==> inputs of amber <==
==> flow/design.v <==
module ALU_STAGE (
  input clock_in,
  input [31:0] a_in,
  input [31:0] b_in,
  input [3:0] uop_in,
  output [31:0] result_out
);
reg [31:0] a_q;
reg [31:0] b_q;
reg [3:0] uop_q;
reg [31:0] result_q;
wire [31:0] alu_result;
ALU #(.DATA_WIDTH(32)) alu0 (
  .a_data_in(a_q),
  .b_data_in(b_q),
  .uop_in(uop_q),
  .result_out(alu_result)
);
always @(posedge clock_in) begin
  a_q <= a_in;
  b_q <= b_in;
  uop_q <= uop_in;
  result_q <= alu_result;
end
assign result_out = result_q;
endmodule

module ALU
  #(parameter DATA_WIDTH = 32)(
    input [DATA_WIDTH-1:0]  a_data_in,  
    input [DATA_WIDTH-1:0]  b_data_in,  
    input [3:0]             uop_in,
    output reg [DATA_WIDTH-1:0] result_out
);
always@(*) begin
  case(uop_in)
    4'b0000: result_out = a_data_in + b_data_in;
    4'b0001: result_out = a_data_in - b_data_in;
    4'b0010: result_out = a_data_in|b_data_in;
    4'b0011: result_out = a_data_in&b_data_in;
    4'b0100: result_out = a_data_in^b_data_in;
    4'b1000: result_out = a_data_in;
    4'b1001: result_out = b_data_in;
    4'b1010: result_out = ($signed(a_data_in)<$signed(b_data_in))?32'd1:32'd0;
    4'b1011: result_out = (a_data_in<b_data_in)?32'd1:32'd0;
    4'b1101: result_out = $signed(a_data_in) >>> b_data_in[4:0];
    4'b1110: result_out = a_data_in >> b_data_in[4:0];
    4'b1111: result_out = a_data_in << b_data_in[4:0];
    default: result_out = 32'h00000000;
  endcase
end
endmodule
==> flow/run.sh <==
#!/bin/bash
# the make line also repeats each setting of config.mk as NAME=value (left out here)
make -C /OpenROAD-flow-scripts/flow DESIGN_CONFIG=/design/flow/config.mk WORK_HOME=/design/flow/orfs CLKGATE_MAP_FILE= finish
==> flow/config.mk <==
export PLATFORM = sky130hd
export DESIGN_NAME = ALU_STAGE
export DESIGN_NICKNAME = ALU_STAGE
export VERILOG_FILES = /design/flow/design.v
export SDC_FILE = /design/flow/constraint.sdc
export NUM_CORES = 4
export LEC_CHECK = 0
export CAP_MARGIN = 20
export CELL_PAD_IN_SITES_GLOBAL_PLACEMENT = 2
export CORE_MARGIN = 2
export CORE_UTILIZATION = 40
export CTS_CLUSTER_DIAMETER = 365
export CTS_CLUSTER_SIZE = 98
export PLACE_DENSITY_LB_ADDON = 0.3
export SETUP_SLACK_MARGIN = -0.29
export SLEW_MARGIN = 20
export TNS_END_PERCENT = 5
==> flow/constraint.sdc <==
create_clock -name core_clock -period 4.0 [get_ports {clock_in}]
set_input_delay 0.8000 -clock core_clock [delete_from_list [all_inputs] [get_ports {clock_in}]]
set_output_delay 0.8000 -clock core_clock [all_outputs]
set_load 0.01 [all_outputs]
==> nickel: changes against amber <==
Settings changed: CELL_PAD_IN_SITES_GLOBAL_PLACEMENT 2 to default, CORE_UTILIZATION 40 to 71, CTS_CLUSTER_DIAMETER 365 to 28, CTS_CLUSTER_SIZE 98 to 87, HOLD_SLACK_MARGIN from default to -0.08, PLACE_DENSITY_LB_ADDON 0.3 to default, SETUP_SLACK_MARGIN -0.29 to 0.17.
==> flow/constraint.sdc (replaced) <==
create_clock -name core_clock -period 3.16 [get_ports {clock_in}]
set_input_delay 0.6320 -clock core_clock [delete_from_list [all_inputs] [get_ports {clock_in}]]
set_output_delay 0.6320 -clock core_clock [all_outputs]
set_load 0.01 [all_outputs]
==> tundra: changes against amber <==
Settings changed: ABC_AREA from default to 0, CAP_MARGIN 20 to 35, CELL_PAD_IN_SITES_GLOBAL_PLACEMENT 2 to default, CORE_UTILIZATION 40 to 61, CTS_CLUSTER_DIAMETER 365 to default, CTS_CLUSTER_SIZE 98 to default, HOLD_SLACK_MARGIN from default to 0.29, MIN_ROUTING_LAYER from default to met1, PLACE_DENSITY_LB_ADDON 0.3 to default, SETUP_SLACK_MARGIN -0.29 to -0.13, TNS_END_PERCENT 5 to 45.
==> flow/constraint.sdc (replaced) <==
create_clock -name core_clock -period 2.14 [get_ports {clock_in}]
set_input_delay 0.4280 -clock core_clock [delete_from_list [all_inputs] [get_ports {clock_in}]]
set_output_delay 0.4280 -clock core_clock [all_outputs]
set_load 0.01 [all_outputs]
==> comparison <==
- Die area, lowest first: nickel, tundra, amber.
- Of nickel and amber, amber has the higher final cell count (gap 5.3%, measured against amber).
- Clock-buffer cell count: amber is higher than nickel (2).
- In flip-flop count, nickel and amber do not differ.
- tundra did not get past clock tree synthesis (4_1_cts), error DPL-0033. amber finished with timing, DRC and antenna clean. nickel completed, yet does not pass: setup timing.
- Synthesized cell count is the same in amber and nickel.

---

==> inputs of wip/garnet <==
RTL: the design.v shown in full above, as it stands there.
clock: 2.68 ns
lec_check: 0
abc_area: 1
cap_margin: 20
core_margin: 2
core_utilization: 72
cts_cluster_diameter: 374
cts_cluster_size: 100
place_density_lb_addon: 0.0
slew_margin: 20
run.sh (not shown) runs the stock make flow with config.mk's settings and CLKGATE_MAP_FILE=.
==> inputs of wip/maple, as changes to wip/garnet <==
ABC_AREA = 0   (was 1)
CAP_MARGIN = 35   (was 20)
CORE_UTILIZATION = 65   (was 72)
CTS_CLUSTER_DIAMETER = unset   (was 374)
CTS_CLUSTER_SIZE = unset   (was 100)
HOLD_SLACK_MARGIN = 0.3   (was unset)
MIN_ROUTING_LAYER = met1   (was unset)
PLACE_DENSITY_LB_ADDON = unset   (was 0.0)
SETUP_SLACK_MARGIN = -0.16   (was unset)
TNS_END_PERCENT = 45   (was unset)
==> flow/constraint.sdc (replaced) <==
create_clock -name core_clock -period 2.14 [get_ports {clock_in}]
set_input_delay 0.4280 -clock core_clock [delete_from_list [all_inputs] [get_ports {clock_in}]]
set_output_delay 0.4280 -clock core_clock [all_outputs]
set_load 0.01 [all_outputs]
==> notes.md <==
impl run done, here's what came out: status=failed layout checks, Layout Check Fails=negative setup slack, Unique masters post-synth=40, synth cell count leaders=839 x nand2_1, 395 x nand3_1, 317 x inv_1, final worst slack=-0.00240 ns, Power Clock=1480 µW, vias=17800, Final setup viols=2, Synth Area in Adders=10.1%, placed cells=2638, Pwr Total=5670 µW, met2 routed WL=21.1 mm, drt total wl=55.7 mm, P&R area growth vs syn=12.7%, top layer in use=met5, clock latency on the worst-skew pair=0.38 ns, largest net degree at the start of global routing=77, sw power=2470 µW
The numbers above come from wip/garnet.

==> notes.md <==
yosys + openroad results -> Simple Share, Synth=18.4%, placed cells=2047, Unique masters post-synth=89, Async SR Flop Fraction=0%, Synth Area in Adders=11.8%, synth warn=2, Pre-Place Util=65.9%, Synth flops=100, First Err=[ERROR DPL-0038] Utilization greater than 100%, impossible to legalize, Rows=47, Post-Synth AOI/OAI Area=30.2%, Syn Area/Cell=7.59 µm², cell taking the most area after synthesis=dfxtp_1, failing step=4_1_cts, Synth Net Count=1595, synth cell count leaders=177 x nor2_1, 131 x o21ai_0, 119 x nand2_1, status=stopped before the end
The numbers above come from wip/maple.


---

==> yarrow: inputs <==
Starts from the design.v that is shown in full above.
export LEC_CHECK = 0
export CAP_MARGIN = 20
export CORE_MARGIN = 2
export CORE_UTILIZATION = 65
export CTS_CLUSTER_DIAMETER = 27
export SLEW_MARGIN = 20
create_clock -name core_clock -period 3.12 [get_ports {clock_in}]
==> zinc (differences from yarrow) <==
- ABC_AREA: unset -> 0
- CAP_MARGIN: 20 -> 35
- CELL_PAD_IN_SITES_DETAIL_PLACEMENT: unset -> 2
- CORE_MARGIN: 2 -> 10
- CORE_UTILIZATION: 65 -> 44
- CTS_CLUSTER_DIAMETER: 27 -> unset
- CTS_CLUSTER_SIZE: unset -> 86
- MIN_ROUTING_LAYER: unset -> met1
- TNS_END_PERCENT: unset -> 45
==> flow/constraint.sdc (replaced) <==
create_clock -name core_clock -period 2.14 [get_ports {clock_in}]
set_input_delay 0.4280 -clock core_clock [delete_from_list [all_inputs] [get_ports {clock_in}]]
set_output_delay 0.4280 -clock core_clock [all_outputs]
set_load 0.01 [all_outputs]
==> summary of the runs <==
- Die size: zinc is larger than yarrow (about 80%).
- Synthesized cell count is the same in zinc and yarrow.
- Area after synthesis is the same in zinc and yarrow.
- zinc stopped in detailed placement (DPL-0033). yarrow completed, yet does not pass: negative setup slack.
==> figures <==
metric                                                                            yarrow                zinc
Status                                                        complete, but fails checks      did not finish
Stage where the flow stopped                                                           -  detailed placement
Violated checks                                                     negative setup slack                   -
Final RePlAce weighted congestion                                                   1.17                1.03
Synthesis warning total                                                                2                   2
Synth Seq Share                                                                    0.185               0.185
Post-synth tally of flip-flops with integrated enable                                  0                   0
Most frequently used flop master after synthesis                                 dfxtp_1             dfxtp_1
Synthesized cell area                                                          10800 um2           10800 um2
Fraction of registers with async set/reset                                             0                   0
Die width                                                                         133 um              177 um
Flops out of synthesis                                                               100                 100
Y dimension of the die                                                            133 um              177 um
Core area                                                                      16400 um2           24200 um2
Multiplexer area fraction after synthesis                                          0.137               0.137
Standard-cell row count                                                               47                  57
FP Util                                                                            0.659               0.446
Most popular library cell in the synthesized design by count                      nor2_1              nor2_1
Fraction of synthesized cell area in xor and xnor cells                          0.00324             0.00324
Overall die area                                                               17700 um2           31300 um2

---

==> run G <==
RTL: the design.v shown in full above, as it stands there.
clock: 1.46 ns
lec_check: 0
abc_area: 1
cap_margin: 20
core_margin: 2
core_utilization: 72
cts_cluster_diameter: 353
cts_cluster_size: 100
slew_margin: 20
==> run Z (differences from run G) <==
--- a/flow/config.mk
+++ b/flow/config.mk
@@ -6,9 +6,6 @@
 export NUM_CORES = 4
 export LEC_CHECK = 0
-export ABC_AREA = 1
 export CAP_MARGIN = 20
 export CORE_MARGIN = 2
-export CORE_UTILIZATION = 72
-export CTS_CLUSTER_DIAMETER = 353
-export CTS_CLUSTER_SIZE = 100
+export CORE_UTILIZATION = 40
 export SLEW_MARGIN = 20
==> flow/constraint.sdc (replaced) <==
create_clock -name core_clock -period 3.7 [get_ports {clock_in}]
set_input_delay 0.7400 -clock core_clock [delete_from_list [all_inputs] [get_ports {clock_in}]]
set_output_delay 0.7400 -clock core_clock [all_outputs]
set_load 0.01 [all_outputs]
==> run E (differences from run G) <==
--- a/flow/config.mk
+++ b/flow/config.mk
@@ -6,9 +6,6 @@
 export NUM_CORES = 4
 export LEC_CHECK = 0
-export ABC_AREA = 1
 export CAP_MARGIN = 20
 export CORE_MARGIN = 2
-export CORE_UTILIZATION = 72
-export CTS_CLUSTER_DIAMETER = 353
-export CTS_CLUSTER_SIZE = 100
+export CORE_UTILIZATION = 9
 export SLEW_MARGIN = 20
==> flow/constraint.sdc (replaced) <==
create_clock -name core_clock -period 4.67 [get_ports {clock_in}]
set_input_delay 0.9340 -clock core_clock [delete_from_list [all_inputs] [get_ports {clock_in}]]
set_output_delay 0.9340 -clock core_clock [all_outputs]
set_load 0.01 [all_outputs]
==> run Y (differences from run G) <==
--- a/flow/config.mk
+++ b/flow/config.mk
@@ -6,9 +6,8 @@
 export NUM_CORES = 4
 export LEC_CHECK = 0
-export ABC_AREA = 1
 export CAP_MARGIN = 20
 export CORE_MARGIN = 2
-export CORE_UTILIZATION = 72
-export CTS_CLUSTER_DIAMETER = 353
-export CTS_CLUSTER_SIZE = 100
+export CORE_UTILIZATION = 67
+export CTS_CLUSTER_DIAMETER = 28
+export SETUP_SLACK_MARGIN = 0.17
 export SLEW_MARGIN = 20
==> flow/constraint.sdc (replaced) <==
create_clock -name core_clock -period 3.16 [get_ports {clock_in}]
set_input_delay 0.6320 -clock core_clock [delete_from_list [all_inputs] [get_ports {clock_in}]]
set_output_delay 0.6320 -clock core_clock [all_outputs]
set_load 0.01 [all_outputs]
==> GITHUB_STEP_SUMMARY <==
## PnR job results

| Metric | Value |
|---|---|
| Status | `complete, no violations` |
| XOR Share, Synth | `0.324%` |
| Top-area cell share | `18.5%` |
| Cell area leaders | `dfxtp_1 19%, ha_1 11%, mux4_2 9.0%` |
| # rows | `127` |
| Die Wd | `351 um` |
| Net Count, Synth | `1595` |
| Comb area leader | `AND-OR/OR-AND gates` |
| # Cells Yosys | `1425` |
| Synth cell count leaders | `177 x nor2_1, 131 x o21ai_0, 119 x nand2_1` |
| Core Area | `0.119 mm^2` |
| Synthesized area per cell | `7.59 um^2` |
| Yosys cell types | `89` |
| Mapped Cells | `1425` |
-- figures above: run E

==> GITHUB_STEP_SUMMARY <==
## Implementation flow summary

| Metric | Value |
|---|---|
| Status | `aborted with a tool error` |
| Err | `[ERROR DPL-0033] detailed placement checks failed during check placement.` |
| Synthesized area per cell | `5.38 um^2` |
| Core Area | `0.0172 mm^2` |
| Mapped Cells | `2351` |
| Net Count, Synth | `2521` |
| Synth cell count leaders | `839 x nand2_1, 395 x nand3_1, 317 x inv_1` |
| # rows | `48` |
| Fail Step | `3_5_place_dp` |
| Comb area leader | `simple AND/OR/NAND/NOR gates` |
| Top-area cell share | `24.9%` |
| Yosys cell types | `40` |
| Die Wd | `137 um` |
-- figures above: run G

==> GITHUB_STEP_SUMMARY <==
## PnR job results

| Metric | Value |
|---|---|
| Core Area | `0.0158 mm^2` |
| Status | `finished with violations` |
| Top-area cell share | `18.5%` |
| # Cells Yosys | `1425` |
| Net Count, Synth | `1595` |
| Endpoints failing setup | `6` |
| I/O pins | `101` |
| Final worst-path setup slack | `-115 ps` |
| Cell area leaders | `dfxtp_1 19%, ha_1 11%, mux4_2 9.0%` |
| Synth cell count leaders | `177 x nor2_1, 131 x o21ai_0, 119 x nand2_1` |
| SO Viols | `setup timing` |
| Comb area leader | `AND-OR/OR-AND gates` |
| Die Wd | `131 um` |
-- figures above: run Y

==> GITHUB_STEP_SUMMARY <==
## PnR job results

| Metric | Value |
|---|---|
| Net Count, Synth | `1595` |
| Status | `complete, no violations` |
| Cell area leaders | `dfxtp_1 19%, ha_1 11%, mux4_2 9.0%` |
| Top-area cell share | `18.5%` |
| Core Area | `0.0267 mm^2` |
| # rows | `60` |
| Critical path fanouts, max | `5` |
| CP Capture Type | `flip-flop` |
| Synth cell count leaders | `177 x nor2_1, 131 x o21ai_0, 119 x nand2_1` |
| Mapped Cells | `1425` |
| GPL Wtd Cong | `0.987` |
| Mux area share | `13.7%` |
| Chip height | `168 um` |
| # Cells Yosys | `1425` |
| Count leader, synth | `nor2_1` |
| Clk ins delay skew pair | `360 ps` |
| Comb area leader | `AND-OR/OR-AND gates` |
| Die Wd | `168 um` |
| Pwr top | `combinational logic` |
| Pre-CTS WS | `209 ps` |
| DRC errors left | `0` |
| Synthesized area per cell | `7.59 um^2` |
-- figures above: run Z


---

==> v29 <==
Starts from the design.v that is shown in full above.
==> flow/config.mk <==
export PLATFORM = sky130hd
export DESIGN_NAME = ALU_STAGE
export DESIGN_NICKNAME = ALU_STAGE
export VERILOG_FILES = /design/flow/design.v
export SDC_FILE = /design/flow/constraint.sdc
export NUM_CORES = 4
export LEC_CHECK = 0
export ABC_AREA = 0
export CAP_MARGIN = 35
export CORE_ASPECT_RATIO = 0.87
export CORE_MARGIN = 2
export CORE_UTILIZATION = 72
export CTS_CLUSTER_DIAMETER = 191
export CTS_CLUSTER_SIZE = 17
export MIN_ROUTING_LAYER = met1
export SETUP_SLACK_MARGIN = -0.01
export SLEW_MARGIN = 20
export TNS_END_PERCENT = 45
==> flow/constraint.sdc <==
create_clock -name core_clock -period 1.37 [get_ports {clock_in}]
set_input_delay 0.2740 -clock core_clock [delete_from_list [all_inputs] [get_ports {clock_in}]]
set_output_delay 0.2740 -clock core_clock [all_outputs]
set_load 0.01 [all_outputs]
==> inputs of v9, as changes to v29 <==
==> flow/config.mk (replaced) <==
export PLATFORM = sky130hd
export DESIGN_NAME = ALU_STAGE
export DESIGN_NICKNAME = ALU_STAGE
export VERILOG_FILES = /design/flow/design.v
export SDC_FILE = /design/flow/constraint.sdc
export NUM_CORES = 4
export LEC_CHECK = 0
export CAP_MARGIN = 20
export CELL_PAD_IN_SITES_GLOBAL_PLACEMENT = 2
export CORE_MARGIN = 2
export CORE_UTILIZATION = 40
export CTS_CLUSTER_DIAMETER = 365
export CTS_CLUSTER_SIZE = 100
export PLACE_DENSITY_LB_ADDON = 0.1
export SETUP_SLACK_MARGIN = 0.76
export SLEW_MARGIN = 20
export TNS_END_PERCENT = 5
==> flow/constraint.sdc (replaced) <==
create_clock -name core_clock -period 4.0 [get_ports {clock_in}]
set_input_delay 0.8000 -clock core_clock [delete_from_list [all_inputs] [get_ports {clock_in}]]
set_output_delay 0.8000 -clock core_clock [all_outputs]
set_load 0.01 [all_outputs]
==> comparison table <==
| metric | v9 | v29 |
|---|---|---|
| Core Footprint | 0.02673 mm² | 0.01462 mm² |
| Horizontal extent of the die | 168.4 µm | 135.4 µm |
| Share of synthesized registers carrying an async set or reset | 0% | 0% |
| Area fraction in full adders, half adders and majority gates | 11.82% | 11.82% |
| Status | timing/DRC/antenna clean | aborted with a tool error |
| Failing step | - | 3_5_place_dp |
| Routability congestion estimate | 0.9576 | 1.201 |
| Number of warnings reported in the yosys synthesis log | 2 | 2 |
| Overall die area | 0.02837 mm² | 0.01602 mm² |
| Number of cell instances after yosys synthesis | 1425 | 1425 |
| Die Ht | 168.4 µm | 118.3 µm |
| Std cell rows | 60 | 41 |
| Mux area share | 13.72% | 13.72% |
| Area share of and/or/nand/nor cells after synthesis | 18.44% | 18.44% |
| Distinct lib cells used | 89 | 89 |
| Initial Utilization | 40.47% | 73.98% |
Power and IR drop assume default switching activity.
